Setup of job 1982:
Design top, start of the top module:
module top(clk, rst, start,i, socin1
  ,socin2
  ,socin3
  ,socin4,
  socout1
  ,socout2
  ,socout3
  ,socout4
  ,outReady);
Size: about 2600 cells after synthesis, about 390 flip-flops, about 13 I/O pins, roughly 0.021 mm^2 of cells after synthesis.
clock: 4.6 ns
lec_check: 0
abc_area: 1
cap_margin: 30
cell_pad_in_sites_global_placement: 2
core_aspect_ratio: 0.64
core_margin: 2
core_utilization: 45
cts_cluster_size: 82
hold_slack_margin: -0.0
max_routing_layer: met4
place_density_lb_addon: 0.26
slew_margin: 20
tns_end_percent: 50
run.sh (not shown) runs the stock make flow with config.mk's settings and CLKGATE_MAP_FILE=.
Per the final summary, job 1982 finished and its layout is clean on timing, DRC and antenna.
## Diff of input files: job 800 against job 1982
- a deleted ABC_AREA that had been 1
- a deleted CORE_ASPECT_RATIO that had been 0.64
- a deleted HOLD_SLACK_MARGIN that had been -0.0
- a change of CORE_UTILIZATION from 45 to 72
- a deleted TNS_END_PERCENT that had been 50
- a deleted MAX_ROUTING_LAYER that had been met4
- a deleted CTS_CLUSTER_SIZE that had been 82
- a deleted PLACE_DENSITY_LB_ADDON that had been 0.26
- a deleted CELL_PAD_IN_SITES_GLOBAL_PLACEMENT that had been 2
- an added PLACE_DENSITY of 0.4
- a change of CAP_MARGIN from 30 to 20
- a change of the clock period (ns, I/O delays scaled along) from 4.6 to 2.67
No crash in job 800: every stage finished, but the layout fails its final checks due to setup timing.
Compared with job 1982, job 800 instantiates a smaller number of standard cells.
Of job 1982 and job 800, the run reporting the lower width of the chip was job 800.
Die: job 800 smaller than job 1982
Diff job 1982 -> job 800: via count of the routed design shrank by 228; cell area power density grew by 99%.
Part of the cycle the worst path needs for job 800 is higher than for job 1982.
[compare] base=job 1982 new=job 800: number of gates resized after cts grew by 50, area of all sequential standard cells held steady, global-route usage grew by 12 points.
#### Input delta (job 9890 over job 800)
- CTS_CLUSTER_DIAMETER: unset -> 358
- PLACE_DENSITY: 0.4 -> unset
- PLACE_DENSITY_LB_ADDON: unset -> 0.2
- ABC_AREA: unset -> 1
- CTS_CLUSTER_SIZE: unset -> 26
- SETUP_SLACK_MARGIN: unset -> 0.71
Results
- Job 9890 ran in full, but the layout does not pass; the checks complain about setup timing.
- Against job 800, wire length in job 9890 rose by more than a quarter.
- A capture point of the worst path of z1.A6.M[12]$_DFFE_PN_ is what job 800 shows, while z1.A6.M[9]$_DFFE_PN_ belongs to job 9890.
- Delta (job 9890 minus job 800): transition time of the tightest slew-check pin now larger, layout overhead on the synthesized area went up 4.9 points.
Input changes introduced in job 7695 (baseline for comparison: job 9890):
- removing SETUP_SLACK_MARGIN (formerly 0.71)
- removing CTS_CLUSTER_DIAMETER (formerly 358)
- removing CTS_CLUSTER_SIZE (formerly 26)
- changing the clock period (ns, I/O delays scaled along) from 2.67 to 3.33
### Flow results
- Although it ran to completion, job 7695 produced a layout that fails the final checks because of setup timing.
- Between job 7695 and job 9890, the difference in multi-input logic cell count is negligible.
- Going from job 9890 to job 7695, combinational share of power saw a decrease, total non-filler cell area in the finished layout fell 0.0019 mm^2.
The inputs of job 7349 differ from those of job 7695 as listed below.
- CTS_CLUSTER_SIZE now 13, previously not set
- HOLD_SLACK_MARGIN now 0.3, previously not set
- SETUP_SLACK_MARGIN now 0.24, previously not set
- CTS_CLUSTER_DIAMETER now 342, previously not set
- the clock period (ns, I/O delays scaled along) now 2.67, was 3.33
==> results <==
In job 7349 the implementation completed, yet the final layout does not meet the checks, the culprit being setup timing. The number of buffer and inverter instances along the worst setup path on job 7695 is in line with that on job 7349. Job 7695 has lower number of global-route vias before repair than job 7349. Relative to job 7695, the maximum frequency measured on job 7349 has increased by a few percent. Compared with job 7695, job 7349 shows a higher slew at the pin closest to its max-slew limit. Between job 7349 and job 7695, it is job 7349 whose relative slew slack is lower, by 0.44 points. Min total power per unit cell area across job 7695 and job 7349: job 7695.
The inputs of job 7644 differ from those of job 7349 as listed below.
- SETUP_SLACK_MARGIN no longer set, was 0.24
- CTS_CLUSTER_SIZE now 24, was 13
- CTS_CLUSTER_DIAMETER no longer set, was 342
- HOLD_SLACK_MARGIN no longer set, was 0.3
- PLACE_DENSITY_LB_ADDON no longer set, was 0.2
- ABC_AREA no longer set, was 1
- the clock period (ns, I/O delays scaled along) now 3.89, was 2.67
### Flow results
Diff job 7349 -> job 7644 | yosys synthesis chip area | down by a few percent. Job 7644 reports its capture point of the worst path as z1.A6.M[12]$_DFFE_PN_ while job 7349 reports z1.A6.M[11]$_DFFE_PN_. Job 7644 finished all stages; however, its layout fails the closing checks, the failures being setup timing. Compared with job 7349, job 7644 shows a higher filler cell count in the final layout. Combinational power ends up higher on job 7349. Diff job 7349 -> job 7644: wire length after detailed routing went down 19%; depth of the worst register-to-register path went down 17%; number of gates resized after cts went down about 40%.

---

top again, from the RTL that the note above started with.
==> flow/design.v (excerpt) <==
module top(clk, rst, start,i, socin1
  ,socin2
  ,socin3
  ,socin4,
  socout1
  ,socout2
  ,socout3
  ,socout4
  ,outReady);
export LEC_CHECK = 0
export ABC_AREA = 1
export CAP_MARGIN = 20
export CORE_ASPECT_RATIO = 1.41
export CORE_MARGIN = 2
export CORE_UTILIZATION = 72
export CTS_CLUSTER_DIAMETER = 329
export CTS_CLUSTER_SIZE = 10
export PLACE_DENSITY = 0.37
export SETUP_SLACK_MARGIN = 0.48
export SLEW_MARGIN = 0
create_clock -name core_clock -period 2.67 [get_ports {clk}]
The baseline completed and failed the layout checks on setup timing.
Rerun with:
- CORE_ASPECT_RATIO: 1.41 -> default
- CTS_CLUSTER_DIAMETER: 329 -> default
- CTS_CLUSTER_SIZE: 10 -> 31
- PLACE_DENSITY: 0.37 -> default
- PLACE_DENSITY_LB_ADDON: default -> 0.2
- SETUP_SLACK_MARGIN: 0.48 -> 0.75
- SLEW_MARGIN: 0 -> 20
- clock period: 2.67 -> 2.87 ns (I/O delays scaled with it)
After rerunning: The new run completed, yet does not pass: capacitance limit, slew limit, setup timing; count of clock-buffer cells in the layout came out lower by 19; non-clock buffer count drops by 20; sequential power fell by a few percent; first-iteration DRC count increases by well over a third; core utilization is higher by 1.3 points; synthesized area is unchanged.
Rerun with:
- ABC_AREA: 1 -> default
- CORE_UTILIZATION: 72 -> 38
- CTS_CLUSTER_SIZE: 31 -> default
- PLACE_DENSITY: default -> 0.6
- PLACE_DENSITY_LB_ADDON: 0.2 -> default
- SETUP_SLACK_MARGIN: 0.75 -> default
- clock period: 2.87 -> 5.98 ns (I/O delays scaled with it)
What happened: This time the run completed with no timing, DRC or antenna violations; final cell count goes down by about a fifth; total power drops by well over a third; area after synthesis falls by a few percent; die area came out higher by well over a third.
Rerun with:
- ABC_AREA: default -> 1
- CORE_UTILIZATION: 38 -> 72
- CTS_CLUSTER_DIAMETER: default -> 188
- CTS_CLUSTER_SIZE: default -> 14
- PLACE_DENSITY: 0.6 -> default
- PLACE_DENSITY_LB_ADDON: default -> 0.2
- clock period: 5.98 -> 2.93 ns (I/O delays scaled with it)
After rerunning:
- Now the flow finished with setup timing left
- worst setup slack got worse by 2000 ps
- clock skew increases by 8.5 ps
- sequential power grows by 96%
- design area rose by 8.0%
Power is estimated from default activity; no workload was simulated.
